==> run M: inputs <==
==> flow/design.v <==
module half_addr(
    input a,
    input b,
    output sum,
    output carry  
);
assign sum = a ^ b;
assign carry = a & b;
endmodule
module full_addr(
    input a,
    input b,
    input cin,  
    output sum,
    output carry  
);
assign sum = a ^ b ^ cin;
assign carry = (a & b) | (cin & (a ^ b));
endmodule
module i4_addr(
    input  [3:0] a,           
    input  [3:0] b,           
    input        cin,         
    input        valid_in,    
    output [3:0] sum,         
    output       group_g,     
    output       group_p,     
    output       ready_out    
);
wire [3:0] g, p;
assign g = a & b;           
assign p = a | b;           
wire c1, c2, c3;
assign c1 = g[0] | (p[0] & cin);
assign c2 = g[1] | (p[1] & g[0]) | (p[1] & p[0] & cin);
assign c3 = g[2] | (p[2] & g[1]) | (p[2] & p[1] & g[0]) | (p[2] & p[1] & p[0] & cin);
assign group_g = g[3] | (p[3] & g[2]) | (p[3] & p[2] & g[1]) | (p[3] & p[2] & p[1] & g[0]);
assign group_p = p[3] & p[2] & p[1] & p[0];
assign sum[0] = a[0] ^ b[0] ^ cin;
assign sum[1] = a[1] ^ b[1] ^ c1;
assign sum[2] = a[2] ^ b[2] ^ c2;
assign sum[3] = a[3] ^ b[3] ^ c3;
reg ready_out_reg;
always @(*) begin
    if (valid_in) begin
        ready_out_reg = 1'b1;
    end else begin
        ready_out_reg = 1'b0;
    end
end
assign ready_out = ready_out_reg;
endmodule
module i8_addr(
    input  [7:0] a,           
    input  [7:0] b,           
    input        cin,         
    input        valid_in,    
    output [7:0] sum,         
    output       group_g,     
    output       group_p,     
    output       ready_out    
);
wire [3:0] a_low  = a[3:0];
wire [3:0] a_high = a[7:4];
wire [3:0] b_low  = b[3:0];
wire [3:0] b_high = b[7:4];
wire c4;                
wire g_low, p_low;      
wire g_high, p_high;    
wire ready_low, ready_high;
i4_addr cla_low(
    .a(a_low), .b(b_low), .cin(cin), .valid_in(valid_in),
    .sum(sum[3:0]), .group_g(g_low), .group_p(p_low), .ready_out(ready_low)
);
i4_addr cla_high(
    .a(a_high), .b(b_high), .cin(c4), .valid_in(valid_in),
    .sum(sum[7:4]), .group_g(g_high), .group_p(p_high), .ready_out(ready_high)
);
assign c4 = g_low | (p_low & cin);
assign group_g = g_high | (p_high & g_low);
assign group_p = p_high & p_low;
assign ready_out = ready_low & ready_high;
endmodule
module i16_add(
    input  [15:0] a,          
    input  [15:0] b,          
    input        valid_in,    
    output [15:0] sum,        
    output       carry_out,   
    output       ready_out    
);
wire [7:0] a_low  = a[7:0];   
wire [7:0] a_high = a[15:8];  
wire [7:0] b_low  = b[7:0];
wire [7:0] b_high = b[15:8];
wire c0, c8;                
wire g_low, p_low;          
wire g_high, p_high;        
wire ready_low, ready_high; 
assign c0 = 1'b0;           
i8_addr cla_low_8bit(
    .a(a_low), .b(b_low), .cin(c0), .valid_in(valid_in),
    .sum(sum[7:0]), .group_g(g_low), .group_p(p_low), .ready_out(ready_low)
);
i8_addr cla_high_8bit(
    .a(a_high), .b(b_high), .cin(c8), .valid_in(valid_in),
    .sum(sum[15:8]), .group_g(g_high), .group_p(p_high), .ready_out(ready_high)
);
assign c8 = g_low | (p_low & c0);                   
assign carry_out = g_high | (p_high & g_low) | (p_high & p_low & c0);  
assign ready_out = ready_low & ready_high;
endmodule
module i16_sub(
    input  [15:0] a,          
    input  [15:0] b,          
    input        valid_in,    
    output [15:0] diff,       
    output       borrow_out,  
    output       ready_out    
);
wire [15:0] b_neg = ~b;  
wire [7:0] a_low  = a[7:0];
wire [7:0] a_high = a[15:8];
wire [7:0] b_low  = b_neg[7:0];
wire [7:0] b_high = b_neg[15:8];
wire c0, c8;               
wire g_low, p_low;         
wire g_high, p_high;       
wire ready_low, ready_high;
wire carry_result;
assign c0 = 1'b1;           
i8_addr cla_low_8bit(
    .a(a_low), .b(b_low), .cin(c0), .valid_in(valid_in),
    .sum(diff[7:0]), .group_g(g_low), .group_p(p_low), .ready_out(ready_low)
);
i8_addr cla_high_8bit(
    .a(a_high), .b(b_high), .cin(c8), .valid_in(valid_in),
    .sum(diff[15:8]), .group_g(g_high), .group_p(p_high), .ready_out(ready_high)
);
assign c8 = g_low | (p_low & c0);
assign carry_result = g_high | (p_high & g_low) | (p_high & p_low & c0);
assign borrow_out = ~carry_result;
assign ready_out = ready_low & ready_high;
endmodule
module i16_mul(
    input signed [15:0] a,    
    input signed [15:0] b,    
    input        valid_in,
    output signed [15:0] prod,  
    output       ready_out
);
wire sign_a = a[15];
wire sign_b = b[15];
wire sign_res = sign_a ^ sign_b;
wire [15:0] abs_a = sign_a ? (~a + 1'b1) : a;
wire [15:0] abs_b = sign_b ? (~b + 1'b1) : b;
reg [15:0] abs_prod;
integer i;
always @(*) begin
    abs_prod = 16'd0;
    for(i = 0; i < 16; i = i + 1) begin
        if(abs_b[i]) begin
            abs_prod = abs_prod + (abs_a << i);
        end
    end
end
assign prod = sign_res ? (~abs_prod + 1'b1) : abs_prod;
assign ready_out = valid_in;
endmodule
module i16_div(
    input signed [15:0] a,    
    input signed [15:0] b,    
    input        valid_in,
    output signed [15:0] quot,  
    output       ready_out
);
wire sign_a = a[15];
wire sign_b = b[15];
wire sign_res = sign_a ^ sign_b;
wire [15:0] abs_a = sign_a ? (~a + 1'b1) : a;
wire [15:0] abs_b = sign_b ? (~b + 1'b1) : b;
reg [15:0] abs_quot;
reg [31:0] temp_r;  
integer i;
always @(*) begin
    temp_r = 32'd0;
    if (abs_b == 0) begin
        abs_quot = 16'hFFFF;  
    end else begin
        abs_quot = 16'd0;
        temp_r = 32'd0;
        for(i = 15; i >= 0; i = i - 1) begin
            temp_r = temp_r << 1;
            temp_r[0] = abs_a[i];  
            if(temp_r >= {16'd0, abs_b}) begin
                temp_r = temp_r - {16'd0, abs_b};
                abs_quot[i] = 1'b1;
            end
        end
    end
end
assign quot = sign_res ? (~abs_quot + 1'b1) : abs_quot;
assign ready_out = valid_in;
endmodule
module calc(
    input clk,  
    input rst_n,  
    input [7:0] num,
    input [2:0] op,
    input start,
    output reg [15:0] result,
    output reg [15:0] display_val,  
    output [2:0] led_op,  
    output reg stop
);
reg [15:0] local_result;
reg local_stop;
localparam ADD = 3'd6;
localparam SUB = 3'd5;
localparam MUL = 3'd4;
localparam DIV = 3'd1;
localparam ENT = 3'd2;
localparam CLR = 3'd3;
reg [15:0] a, b;
reg [2:0] local_op;
assign led_op = local_op;  
wire [15:0] res_add, res_sub, res_mul, res_div;
i16_add u_add(.a(a), .b(b), .valid_in(1'b1), .sum(res_add), .carry_out(), .ready_out());
i16_sub u_sub(.a(a), .b(b), .valid_in(1'b1), .diff(res_sub), .borrow_out(), .ready_out());
i16_mul u_mul(.a(a), .b(b), .valid_in(1'b1), .prod(res_mul), .ready_out());
i16_div u_div(.a(a), .b(b), .valid_in(1'b1), .quot(res_div), .ready_out());
localparam S_INPUT_A = 2'b00;
localparam S_INPUT_B = 2'b01;
reg [2:0] state;
always @(posedge clk) begin
	if (~rst_n) begin
    	local_stop <= 0;
        a <= 0;
        b <= 0;
        local_result <= 0;
        display_val <= 0;
        local_op <= 0;
        state <= S_INPUT_A;
    end else begin
        if (~start&local_stop) begin
        local_stop <= 0;
        end else if (start&~local_stop) begin
            case (state)
            S_INPUT_A: begin
                if (op == CLR) begin
                    a <= 0; b <= 0; display_val <= 0; local_result <= 0; local_op <= 0;
                end else if (op == ADD || op == SUB || op == MUL || op == DIV) begin
                    local_op <= op;
                    b <= 0;
                    state <= S_INPUT_B;
                end else if (op == 0) begin
                    a <= a * 16'd10 + {8'd0, num};
                    display_val <= a * 16'd10 + {8'd0, num};
                end
            end
            S_INPUT_B: begin
                if (op == CLR) begin
                    a <= 0; b <= 0; display_val <= 0; local_result <= 0; local_op <= 0;
                    state <= S_INPUT_A;
                end else if (op == ENT) begin
                    case (local_op)
                    ADD: begin local_result <= res_add; display_val <= res_add; end
                    SUB: begin local_result <= res_sub; display_val <= res_sub; end
                    DIV: begin local_result <= res_div; display_val <= res_div; end
                    MUL: begin local_result <= res_mul; display_val <= res_mul; end
                    endcase
                    a <= 0;
                    local_op <= 0;  
                    state <= S_INPUT_A;
                end else if (op == 0) begin
                    b <= b * 16'd10 + {8'd0, num};
                    display_val <= b * 16'd10 + {8'd0, num};
                end
            end
            endcase
            local_stop <= 1;
        end
    end
end
always @(posedge clk) begin
    result <= local_result;
    stop <= local_stop;
end
endmodule
==> flow/run.sh <==
#!/bin/bash
# the make line also repeats each setting of config.mk as NAME=value (left out here)
make -C /OpenROAD-flow-scripts/flow DESIGN_CONFIG=/design/flow/config.mk WORK_HOME=/design/flow/orfs CLKGATE_MAP_FILE= finish
==> flow/config.mk <==
export PLATFORM = sky130hd
export DESIGN_NAME = calc
export DESIGN_NICKNAME = calc
export VERILOG_FILES = /design/flow/design.v
export SDC_FILE = /design/flow/constraint.sdc
export NUM_CORES = 4
export LEC_CHECK = 0
export CAP_MARGIN = 20
export CELL_PAD_IN_SITES_DETAIL_PLACEMENT = 1
export CORE_MARGIN = 2
export CORE_UTILIZATION = 40
export MIN_ROUTING_LAYER = met2
export PLACE_DENSITY = 0.6
export SLEW_MARGIN = 20
==> flow/constraint.sdc <==
create_clock -name core_clock -period 32.5 [get_ports {clk}]
set_input_delay 6.5000 -clock core_clock [delete_from_list [all_inputs] [get_ports {clk}]]
set_output_delay 6.5000 -clock core_clock [all_outputs]
set_load 0.01 [all_outputs]
==> run R: changes against run M <==
Settings changed: CELL_PAD_IN_SITES_DETAIL_PLACEMENT 1 to not set, CORE_ASPECT_RATIO set to 0.5, CORE_UTILIZATION 40 to 70, MIN_ROUTING_LAYER met2 to not set, TNS_END_PERCENT set to 15.
==> flow/constraint.sdc (replaced) <==
create_clock -name core_clock -period 55.0 [get_ports {clk}]
set_input_delay 11.0000 -clock core_clock [delete_from_list [all_inputs] [get_ports {clk}]]
set_output_delay 11.0000 -clock core_clock [all_outputs]
set_load 0.01 [all_outputs]
==> notes.md <==
run results: outcome=timing/DRC/antenna clean, setup bufs post-CTS=5, Rows=55, Post-DP HPWL=89,400 um, chip area=a little under 50,000 um2
Source of the figures above: run R

==> notes.md <==
yosys + openroad results -> # IOs=50, Rows=104, root buf cell=clkbuf_16, outcome=aborted with a tool error, Run Error=[ERROR GRT-0116] Global routing finished with congestion. Check the congestion regions in the DRC Viewer., Last stage=5_1_grt, Post-DP HPWL=136,000 um, post-synthesis sequential area ratio=5.35%
Source of the figures above: run M

